==> lagoon: inputs <==
==> flow/design.v (excerpt) <==
module Top(clk, rst, Trig, Echo, distance, sel);
input clk, rst, Echo;
output Trig;
output [6:0] distance;
output [3:0] sel;
wire [19:0] dis;
wire [1:0] state;
wire clk_1k;
counter_1000 u3(.clk(clk), .rst(rst), .clkout(clk_1k), .statechange(state));
TrigSignal u1(.clk_1m(clk), .rst(rst), .trig(Trig));
PosCounter u2(.clk_1m(clk), .rst(rst), .echo(Echo), .dis_count(dis));
Showdigit u4(.in(dis),.LED_activating_counter(state),.out1(distance[6:0]),.out2(sel[3:0]));
endmodule  
Settings: LEC_CHECK=0, ABC_AREA=1, CAP_MARGIN=20, CORE_MARGIN=7, CORE_UTILIZATION=57, CTS_CLUSTER_DIAMETER=221, MAX_ROUTING_LAYER=met5, MIN_ROUTING_LAYER=met1, PLACE_DENSITY_LB_ADDON=0.22, SLEW_MARGIN=20, TNS_END_PERCENT=35; clock period 475.0 ns.
run.sh (not shown) runs the stock make flow with config.mk's settings and CLKGATE_MAP_FILE=.
==> tundra: changes against lagoon <==
CAP_MARGIN = 35   (was 20)
CORE_MARGIN = 2   (was 7)
CORE_UTILIZATION = 72   (was 57)
CTS_CLUSTER_DIAMETER = default   (was 221)
CTS_CLUSTER_SIZE = 13   (was default)
HOLD_SLACK_MARGIN = 0.29   (was default)
MAX_ROUTING_LAYER = default   (was met5)
MIN_ROUTING_LAYER = default   (was met1)
PLACE_DENSITY_LB_ADDON = 0.28   (was 0.22)
TNS_END_PERCENT = default   (was 35)
==> flow/constraint.sdc (replaced) <==
create_clock -name core_clock -period 163.0 [get_ports {clk}]
set_input_delay 32.6000 -clock core_clock [delete_from_list [all_inputs] [get_ports {clk}]]
set_output_delay 32.6000 -clock core_clock [all_outputs]
set_load 0.01 [all_outputs]
==> amber: changes against lagoon <==
ABC_AREA = default   (was 1)
CORE_ASPECT_RATIO = 1.74   (was default)
CORE_MARGIN = 9   (was 7)
CORE_UTILIZATION = 40   (was 57)
CTS_CLUSTER_DIAMETER = 382   (was 221)
CTS_CLUSTER_SIZE = 98   (was default)
MAX_ROUTING_LAYER = default   (was met5)
MIN_ROUTING_LAYER = default   (was met1)
PLACE_DENSITY_LB_ADDON = default   (was 0.22)
TNS_END_PERCENT = default   (was 35)
==> flow/constraint.sdc (replaced) <==
create_clock -name core_clock -period 1000.0 [get_ports {clk}]
set_input_delay 200.0000 -clock core_clock [delete_from_list [all_inputs] [get_ports {clk}]]
set_output_delay 200.0000 -clock core_clock [all_outputs]
set_load 0.01 [all_outputs]
==> sierra: changes against lagoon <==
ABC_AREA = default   (was 1)
CORE_ASPECT_RATIO = 1.74   (was default)
CORE_MARGIN = 9   (was 7)
CORE_UTILIZATION = 72   (was 57)
CTS_CLUSTER_DIAMETER = 382   (was 221)
CTS_CLUSTER_SIZE = 98   (was default)
MAX_ROUTING_LAYER = default   (was met5)
MIN_ROUTING_LAYER = default   (was met1)
PLACE_DENSITY = 0.36   (was default)
PLACE_DENSITY_LB_ADDON = default   (was 0.22)
SLEW_MARGIN = 5   (was 20)
TNS_END_PERCENT = 15   (was 35)
==> flow/constraint.sdc (replaced) <==
create_clock -name core_clock -period 1000.0 [get_ports {clk}]
set_input_delay 200.0000 -clock core_clock [delete_from_list [all_inputs] [get_ports {clk}]]
set_output_delay 200.0000 -clock core_clock [all_outputs]
set_load 0.01 [all_outputs]
==> results <==
lagoon passed the timing, DRC and antenna checks. amber ran to the end with no violations. sierra finished clean. tundra completed with no timing, DRC or antenna violations.
Between amber and lagoon, the lower hold slack is in lagoon (gap 10 ps).
Sequential cell count is the same in amber and lagoon.
In synthesized cell count, amber and sierra do not differ.
Count of clock-buffer cells in the layout: tundra is lower than sierra (1).
Core utilization, lowest first: amber, lagoon, tundra, sierra.
==> figures <==
Slack of the worst reg-to-reg path: sierra 993320 ps; lagoon 470040 ps; tundra 157790 ps; amber 994560 ps
Logic depth of the worst register-to-register path: sierra 27; lagoon 34; tundra 36; amber 27
Layout overhead on the synthesized area: sierra 2.579%; lagoon 2.483%; tundra 1.873%; amber 4.651%
Met3 layer wire length in the routed design: sierra 5.903 mm; lagoon 2.911 mm; tundra 3.414 mm; amber 1.756 mm
Fraction of standard cell area that is sequential: sierra 6.297%; lagoon 5.494%; tundra 5.527%; amber 6.172%
Largest net degree at the start of global routing: sierra 68; lagoon 50; tundra 49; amber 68
Yosys aoi share: sierra 33.82%; lagoon 13.23%; tundra 13.23%; amber 33.82%
Non-clock buffer share: sierra 1.255%; lagoon 0.7249%; tundra 0.7407%; amber 1.397%
Combinational gate area: sierra 25030 um^2; lagoon 26220 um^2; tundra 26210 um^2; amber 25030 um^2
Most area-hungry cell type in the Yosys netlist: sierra sky130_fd_sc_hd__ha_1; lagoon sky130_fd_sc_hd__nand2_1; tundra sky130_fd_sc_hd__nand2_1; amber sky130_fd_sc_hd__ha_1
Slew Limit Headroom: sierra 21.38%; lagoon 36.25%; tundra 43.46%; amber 31.64%
Status: sierra complete, no violations; lagoon complete, no violations; tundra complete, no violations; amber complete, no violations

* * *

==> 06-03: inputs <==
==> flow/design.v <==
module counter_1000(clk,rst,clkout,statechange);
input clk,rst;
output clkout;
output [1:0] statechange;
reg clkout;
reg [9:0] flag1;
reg [1:0] statechange;
always @(posedge clk) 
begin   
    if(rst)
        begin
            flag1<=0;
            clkout<=1'b1;
        end
	else if(flag1<500) 
		begin
			flag1<=flag1+1;
			clkout<=1'b1;
		end 
	else if(flag1<1000)
		begin
			flag1<=flag1+1;
			clkout<=1'b0;
        end
    else if(flag1==1000)
        begin
            flag1<=0;
            clkout<=1'b1;
		end
end
always @(posedge clk)
begin 
    if(rst)
        statechange <= 0;
    else if(flag1==1000)
    begin
        if(statechange<3)
            statechange <= statechange + 1;
        else
            statechange <= 0;
    end
end
endmodule
module TrigSignal(clk_1m,rst,trig);
input clk_1m,rst;
output trig;
reg trig;
reg [16:0]flag1;
always @(posedge clk_1m) 
begin   
    if(rst)
        begin
            flag1<=0;
            trig<=1'b0;
        end
	else if(flag1<15) 
		begin
			flag1<=flag1+1;
			trig<=1'b1;
		end 
	else if(flag1<100000)
		begin
			flag1<=flag1+1;
			trig<=1'b0;
        end
    else if(flag1==100000)
        begin
            flag1<=0;
            trig<=1'b0;
		end
end
endmodule 
module PosCounter(clk_1m,rst,echo,dis_count);
input clk_1m,rst,echo;
output [19:0] dis_count;
reg [19:0] dis_count;
reg [19:0] count;
reg [19:0] countfinal;
always@(posedge clk_1m)
begin 
    if(rst)
    begin
        dis_count <= 0;
        count <= 0;
        countfinal <= 0;
    end
    else if(echo == 1'b1)
    begin
        count <= count+1;
        countfinal <= count;
    end
    else 
    begin
        dis_count <= countfinal *120 >> 6;
        count <= 0;
    end
end 
endmodule  
module Showdigit(in,LED_activating_counter,out1,out2);
input [19:0] in;
input [1:0] LED_activating_counter;
output reg [6:0] out1;
output reg [3:0] out2;
reg [3:0] outnumber;
always @(*)
begin
    case(LED_activating_counter)
    2'b00: 
    begin
        out2 = 4'b0111; 
        outnumber = (in / 10000)%10; 
    end
    2'b01: 
    begin
        out2 = 4'b1011; 
        outnumber = (in / 1000)%10; 
    end
    2'b10: 
    begin
        out2 = 4'b1101; 
        outnumber = ((in / 100)%10); 
    end
    2'b11: 
    begin
        out2 = 4'b1110; 
        outnumber = ((in / 10)%10); 
    end
    default: begin out2 = 4'b1111; outnumber = 4'b0000; end
    endcase
end
always@(*)
begin
    case(outnumber)
    4'b0000: out1 = 7'b0000001;  
    4'b0001: out1 = 7'b1001111;  
    4'b0010: out1 = 7'b0010010;  
    4'b0011: out1 = 7'b0000110;  
    4'b0100: out1 = 7'b1001100;  
    4'b0101: out1 = 7'b0100100;  
    4'b0110: out1 = 7'b0100000;  
    4'b0111: out1 = 7'b0001111;  
    4'b1000: out1 = 7'b0000000;  
    4'b1001: out1 = 7'b0000100;  
    default: out1 = 7'b0000001;  
    endcase
end
endmodule  
module Top(clk, rst, Trig, Echo, distance, sel);
input clk, rst, Echo;
output Trig;
output [6:0] distance;
output [3:0] sel;
wire [19:0] dis;
wire [1:0] state;
wire clk_1k;
counter_1000 u3(.clk(clk), .rst(rst), .clkout(clk_1k), .statechange(state));
TrigSignal u1(.clk_1m(clk), .rst(rst), .trig(Trig));
PosCounter u2(.clk_1m(clk), .rst(rst), .echo(Echo), .dis_count(dis));
Showdigit u4(.in(dis),.LED_activating_counter(state),.out1(distance[6:0]),.out2(sel[3:0]));
endmodule  
==> flow/run.sh <==
#!/bin/bash
# the make line also repeats each setting of config.mk as NAME=value (left out here)
make -C /OpenROAD-flow-scripts/flow DESIGN_CONFIG=/design/flow/config.mk WORK_HOME=/design/flow/orfs CLKGATE_MAP_FILE= finish
==> flow/config.mk <==
export PLATFORM = sky130hd
export DESIGN_NAME = Top
export DESIGN_NICKNAME = Top
export VERILOG_FILES = /design/flow/design.v
export SDC_FILE = /design/flow/constraint.sdc
export NUM_CORES = 4
export LEC_CHECK = 0
export CAP_MARGIN = 10
export CELL_PAD_IN_SITES_DETAIL_PLACEMENT = 0
export CELL_PAD_IN_SITES_GLOBAL_PLACEMENT = 3
export CORE_ASPECT_RATIO = 0.87
export CORE_MARGIN = 2
export CORE_UTILIZATION = 61
export GPL_TIMING_DRIVEN = 0
export HOLD_SLACK_MARGIN = 0.19
export MAX_ROUTING_LAYER = met4
export PLACE_DENSITY = 0.6
export SLEW_MARGIN = 15
==> flow/constraint.sdc <==
create_clock -name core_clock -period 1000.0 [get_ports {clk}]
set_input_delay 200.0000 -clock core_clock [delete_from_list [all_inputs] [get_ports {clk}]]
set_output_delay 200.0000 -clock core_clock [all_outputs]
set_load 0.01 [all_outputs]
==> 07-06: changes against 06-03 <==
ABC_AREA = 1   (was default)
CAP_MARGIN = 35   (was 10)
CELL_PAD_IN_SITES_DETAIL_PLACEMENT = default   (was 0)
CELL_PAD_IN_SITES_GLOBAL_PLACEMENT = default   (was 3)
CORE_ASPECT_RATIO = default   (was 0.87)
CORE_UTILIZATION = 72   (was 61)
CTS_CLUSTER_DIAMETER = 322   (was default)
CTS_CLUSTER_SIZE = 13   (was default)
GPL_TIMING_DRIVEN = default   (was 0)
HOLD_SLACK_MARGIN = 0.29   (was 0.19)
MAX_ROUTING_LAYER = default   (was met4)
PLACE_DENSITY = default   (was 0.6)
PLACE_DENSITY_LB_ADDON = 0.24   (was default)
SLEW_MARGIN = 5   (was 15)
==> flow/constraint.sdc (replaced) <==
create_clock -name core_clock -period 163.0 [get_ports {clk}]
set_input_delay 32.6000 -clock core_clock [delete_from_list [all_inputs] [get_ports {clk}]]
set_output_delay 32.6000 -clock core_clock [all_outputs]
set_load 0.01 [all_outputs]
==> 09-01: changes against 06-03 <==
CAP_MARGIN = 20   (was 10)
CELL_PAD_IN_SITES_DETAIL_PLACEMENT = default   (was 0)
CELL_PAD_IN_SITES_GLOBAL_PLACEMENT = default   (was 3)
CORE_ASPECT_RATIO = 0.9   (was 0.87)
CORE_UTILIZATION = 40   (was 61)
CTS_CLUSTER_DIAMETER = 170   (was default)
CTS_CLUSTER_SIZE = 43   (was default)
GPL_TIMING_DRIVEN = default   (was 0)
HOLD_SLACK_MARGIN = default   (was 0.19)
MAX_ROUTING_LAYER = default   (was met4)
SLEW_MARGIN = 20   (was 15)
==> comparison <==
Against 09-01, the setup slack of 07-06 is worse by 650 ns.
In 07-06 the clock-buffer cell count is lower than in 09-01, by 1.
07-06 completed with no timing, DRC or antenna violations. 09-01 produced a clean layout. 06-03 aborted during global placement without I/O (3_1_place_gp_skip_io) (GPL-0301).
Against 07-06, the global-route usage of 09-01 is lower by 11 points.
First-iteration DRC count: 09-01 is higher than 07-06 (about 10%).
Of 09-01 and 07-06, 07-06 has the higher final cell count (gap 15%, measured against 07-06).
Of 07-06 and 09-01, 07-06 has the higher critical path depth (gap 60).
